job 105:
==> flow/design.v (excerpt) <==
module dmc_top (
    input         clk_i,
    input         rst_n_i,
    input         start_i,
    input         read_i,
    input         write_i,
    input  [31:0] address_i,
    input  [31:0] data_i,
    output [31:0] data_o,
    output        ready_o,
    output        mem_read_o,
    output        mem_write_o,
    output [31:0] mem_address_o,
    output [31:0] mem_data_o,
    input  [31:0] mem_data_i
);
localparam BLOCK_SIZE = 32;
localparam NUM_OF_BLOCKS_PER_LINE = 4;
localparam NUM_OF_CACHE_LINES = 4;
localparam ADDRESS_SIZE = 32;
localparam LINE_SIZE = NUM_OF_BLOCKS_PER_LINE * BLOCK_SIZE;
wire hit, read_flush, read_fetch, write_flush, write_fetch;
wire cache_read, cache_write, cache_read_line, cache_write_line;
wire [BLOCK_SIZE - 1: 0]   data_from_cache, data_to_cache;
wire [ADDRESS_SIZE - 1: 0] address_from_cache, address_to_cache;
wire [LINE_SIZE - 1: 0]    line_from_cache, line_to_cache;
DMC_Controller #(.BLOCK_SIZE(BLOCK_SIZE), .NUM_OF_BLOCKS_PER_LINE(NUM_OF_BLOCKS_PER_LINE),
                 .NUM_OF_CACHE_LINES(NUM_OF_CACHE_LINES), .ADDRESS_SIZE(ADDRESS_SIZE)) controller (
    .clk_i(clk_i),
    .rst_n_i(rst_n_i),
    .write_i(write_i),
    .read_i(read_i),
    .hit_i(hit),
    .start_from_CPU_i(start_i),
    .read_flush_i(read_flush),
    .read_fetch_i(read_fetch),
    .write_flush_i(write_flush),
    .write_fetch_i(write_fetch),
    .address_from_CPU_i(address_i),
    .address_from_cache_i(address_from_cache),
    .data_from_CPU_i(data_i),
    .data_from_cache_i(data_from_cache),
    .data_from_memory_i(mem_data_i),
    .line_i(line_from_cache),
    .data_to_CPU_o(data_o),
    .data_to_cache_o(data_to_cache),
    .data_to_memory_o(mem_data_o),
    .line_o(line_to_cache),
    .address_to_cache_o(address_to_cache),
    .address_to_memory_o(mem_address_o),
    .ready_to_CPU_o(ready_o),
    .mem_read_o(mem_read_o),
  ...
For scale: about 4300 cells after synthesis, about 1600 flip-flops, ~200 I/O pins.
Settings: LEC_CHECK=0, ABC_AREA=1, CAP_MARGIN=40, CORE_ASPECT_RATIO=0.81, CORE_MARGIN=2, CORE_UTILIZATION=72, CTS_CLUSTER_DIAMETER=373, CTS_CLUSTER_SIZE=13, HOLD_SLACK_MARGIN=0.05, MIN_ROUTING_LAYER=met1, PLACE_DENSITY_LB_ADDON=0.07, SETUP_SLACK_MARGIN=0.31, SLEW_MARGIN=30, TNS_END_PERCENT=40; clock period 2.33 ns.
run.sh (not shown) runs the stock make flow with config.mk's settings and CLKGATE_MAP_FILE=.
| job 105 | all stages done | FAIL | setup timing |
Modified inputs, job 102 compared to job 105
# job 105
export LEC_CHECK = 0
export ABC_AREA = 1
export CAP_MARGIN = 40
export CORE_ASPECT_RATIO = 0.81
export CORE_MARGIN = 2
export CORE_UTILIZATION = 72
export CTS_CLUSTER_DIAMETER = 373
export CTS_CLUSTER_SIZE = 13
export HOLD_SLACK_MARGIN = 0.05
export MIN_ROUTING_LAYER = met1
export PLACE_DENSITY_LB_ADDON = 0.07
export SETUP_SLACK_MARGIN = 0.31
export SLEW_MARGIN = 30
export TNS_END_PERCENT = 40
create_clock -name core_clock -period 2.33 [get_ports {clk_i}]
# job 102
export LEC_CHECK = 0
export CAP_MARGIN = 20
export CORE_MARGIN = 2
export CORE_UTILIZATION = 40
export SLEW_MARGIN = 20
create_clock -name core_clock -period 3.13 [get_ports {clk_i}]
==> comparison <==
Finished, but not clean: job 102, with setup timing. Run comparison: job 105 end point of the critical path cache.cache[0][119]$_DFFE_PP_; job 102 end point of the critical path cache.cache[2][72]$_DFFE_PP_. Clock insertion delay at the later pin of the skew report in job 102 is 40 ps higher than in job 105. Changes observed in job 102 relative to job 105: number of combinational gates with multiple inputs dropped about 50%; number of gates resized after cts dropped about 70%; via count dropped 12700. Run comparison: job 102 standard cell with the maximum stage delay on the critical path sky130_fd_sc_hd__mux4_2; job 105 standard cell with the maximum stage delay on the critical path sky130_fd_sc_hd__dfxtp_4. Sort job 105 and job 102 by clock network contribution to total cell area, descending, and job 102 comes first. Area fraction in xor and xnor cells is higher on job 102. Diff job 105 -> job 102: area enclosed by the die boundary picked up an extra 76%, routed wire length lost about 21%.

Setup of wip/yarrow:
dmc_top again, from the RTL that the note above started with.
Settings: LEC_CHECK=0, CAP_MARGIN=20, CORE_MARGIN=2, CORE_UTILIZATION=72, CTS_CLUSTER_SIZE=29, HOLD_SLACK_MARGIN=0.28, PLACE_DENSITY_LB_ADDON=0.0, SETUP_SLACK_MARGIN=-0.27, SLEW_MARGIN=20; clock period 2.86 ns.
wip/yarrow -> stages 100% | layout checks FAIL | negative setup slack
Relative to wip/yarrow, the following input files were edited for wip/juniper:
- SETUP_SLACK_MARGIN no longer set, was -0.27
- HOLD_SLACK_MARGIN no longer set, was 0.28
- CTS_CLUSTER_SIZE no longer set, was 29
- PLACE_DENSITY_LB_ADDON no longer set, was 0.0
- CORE_UTILIZATION now 66, was 72
- the clock period (ns, I/O delays scaled along) now 4.03, was 2.86
### Flow results
Compared wip/juniper vs wip/yarrow, and proportion of power drawn by combinational gates is down in wip/juniper.
In the reports for wip/juniper and wip/yarrow, the smaller core occupancy in the finished layout belongs to wip/juniper.
Clock-buffer cell count went down by a few percent going from wip/yarrow to wip/juniper.
Having completed the whole flow, wip/juniper delivered a layout that passed the timing, design-rule and antenna checks.
Between wip/yarrow and wip/juniper, the flow reports overall via count from detail_route decreasing by more than 10%.
wip/juniper against wip/yarrow: portion of the clock cycle consumed by the worst path in the final layout went down 28 points, non-clock buffer count now smaller.
Input-level comparison between wip/ember and wip/juniper:
- TNS_END_PERCENT now 5, previously not set
- CTS_CLUSTER_SIZE now 41, previously not set
- PLACE_DENSITY now 0.36, previously not set
- CORE_UTILIZATION now 72, was 66
- SETUP_SLACK_MARGIN now 0.68, previously not set
- the clock period (ns, I/O delays scaled along) now 2.33, was 4.03
Notes after the runs:
wip/juniper and wip/ember: one clean run, wip/juniper; the rest did not finish clean.
Every stage of wip/ember finished as expected; the final checks, on the other hand, flagged negative setup slack, which means the layout fails.
Compared with wip/juniper, wip/ember shows fraction of cell area in non-clock buffers higher by 3.5 points.
Taking wip/juniper as the reference point, the combinational share of cell area of wip/ember rises by 0.24 points.
Compared to wip/juniper, wip/ember has combinational gate area 660 um^2 higher.

Starting RTL as in the previous note.
Design dmc_top, start of the top module:
module dmc_top (
    input         clk_i,
    input         rst_n_i,
    input         start_i,
    input         read_i,
    input         write_i,
    input  [31:0] address_i,
    input  [31:0] data_i,
    output [31:0] data_o,
    output        ready_o,
    output        mem_read_o,
    output        mem_write_o,
    output [31:0] mem_address_o,
    output [31:0] mem_data_o,
    input  [31:0] mem_data_i
);
==> flow/config.mk <==
export PLATFORM = sky130hd
export DESIGN_NAME = dmc_top
export DESIGN_NICKNAME = dmc_top
export VERILOG_FILES = /design/flow/design.v
export SDC_FILE = /design/flow/constraint.sdc
export NUM_CORES = 4
export LEC_CHECK = 0
export CAP_MARGIN = 20
export CORE_MARGIN = 2
export CORE_UTILIZATION = 57
export SETUP_SLACK_MARGIN = 0.71
export SLEW_MARGIN = 20
==> flow/constraint.sdc <==
create_clock -name core_clock -period 4.03 [get_ports {clk_i}]
set_input_delay 0.8060 -clock core_clock [delete_from_list [all_inputs] [get_ports {clk_i}]]
set_output_delay 0.8060 -clock core_clock [all_outputs]
set_load 0.01 [all_outputs]
The baseline produced a clean layout.
Rerun with:
Settings changed: CORE_UTILIZATION 57 to 16, SETUP_SLACK_MARGIN 0.71 to not set.
Clock period 4.03 ns to 4.19 ns, I/O delays scaled along.
The new run finished with timing, DRC and antenna clean; synthesized area stays the same; global-route usage decreases by 20 points; final cell count increases by 72%; total power decreases by 1.5%; via count decreases by 3.4%; setup slack loses 0.22 ns.
Rerun with:
Settings changed: CORE_UTILIZATION 16 to 40.
- wire length falls by 14%
- die area falls by 60%
- first-iteration DRC count falls by 4.7%
- combinational power falls by 4.5%
- via count falls by 1.7%
- utilization rises by 28 points
- sequential cell count does not change
Rerun with:
Settings changed: CELL_PAD_IN_SITES_DETAIL_PLACEMENT set to 2, CTS_CLUSTER_DIAMETER set to 140, GPL_TIMING_DRIVEN set to 0, MAX_ROUTING_LAYER set to met4.
Clock period 4.19 ns to 5.3 ns, I/O delays scaled along.
This time the run finished but failed the layout checks on negative setup slack.
Setup slack gets worse by 0.41 ns.
Synthesized area stays the same.
Routed wire length is higher by 68%.
First-iteration DRC count goes up by 95%.
Core utilization goes up by 0.91 points.
Non-clock buffer count increases by 142.
Final cell count grows by 3.0%.
Hold slack degrades by 0.019 ns.
Cell area rose by 1.9%.
Via count increases by 21%.
Global-route usage rose by 14 points.

Starting RTL as in the previous note.
export LEC_CHECK = 0
export CAP_MARGIN = 20
export CORE_MARGIN = 2
export CORE_UTILIZATION = 68
export CTS_CLUSTER_SIZE = 29
export SLEW_MARGIN = 20
create_clock -name core_clock -period 2.97 [get_ports {clk_i}]
The baseline finished with negative setup slack left.
Next try:
Settings changed: CORE_UTILIZATION 68 to 40, CTS_CLUSTER_SIZE 29 to not set, SETUP_SLACK_MARGIN set to 0.15.
Clock period 2.97 ns to 4.19 ns, I/O delays scaled along.
The new run completed without violations. Wire length came out lower by 7.4%. Setup slack improves by 0.84 ns. Synthesized area does not change. Synthesized cell count does not change. Via count came out lower by 7.5%. First-iteration DRC count came out lower by 35%. Hold slack degrades by 0.0063 ns. Final cell count came out higher by 16%. Sequential cell count stays the same. Final area came out lower by 0.54%. Global-route usage came out lower by 14 points.
Next try:
Settings changed: ABC_AREA set to 1, CORE_UTILIZATION 40 to 72, SETUP_SLACK_MARGIN 0.15 to not set.
Clock period 4.19 ns to 3.55 ns, I/O delays scaled along.
Outcome: Clock skew falls by 0.0066 ns. First-iteration DRC count went up by 140%. Setup slack degrades by 0.42 ns. Cell area came out lower by 0.45%.
Next try:
Settings changed: CTS_CLUSTER_SIZE set to 73, PLACE_DENSITY set to 0.65, SETUP_SLACK_MARGIN set to -0.13.
Clock period 3.55 ns to 2.33 ns, I/O delays scaled along.
- The changed run produced a layout that fails on negative setup slack
- utilization went up by 6.8 points
- die size does not change
- sequential share of layout area went down by 5.0 points
- flip-flop count does not change
- wire length went up by 23%
- area after synthesis is unchanged
- cell area went up by 8.0%
Next try:
Settings changed: ABC_AREA 1 to not set, CTS_CLUSTER_SIZE 73 to 29, PLACE_DENSITY 0.65 to not set, SETUP_SLACK_MARGIN -0.13 to 0.3.
Result:
- The changed run completed and failed the layout checks on negative setup slack
- wire length came out lower by 17%
- count of clock-buffer cells in the layout rose by 3
- total power rose by 2.2%
No activity file was given, so power comes from the tool's default toggle rates.
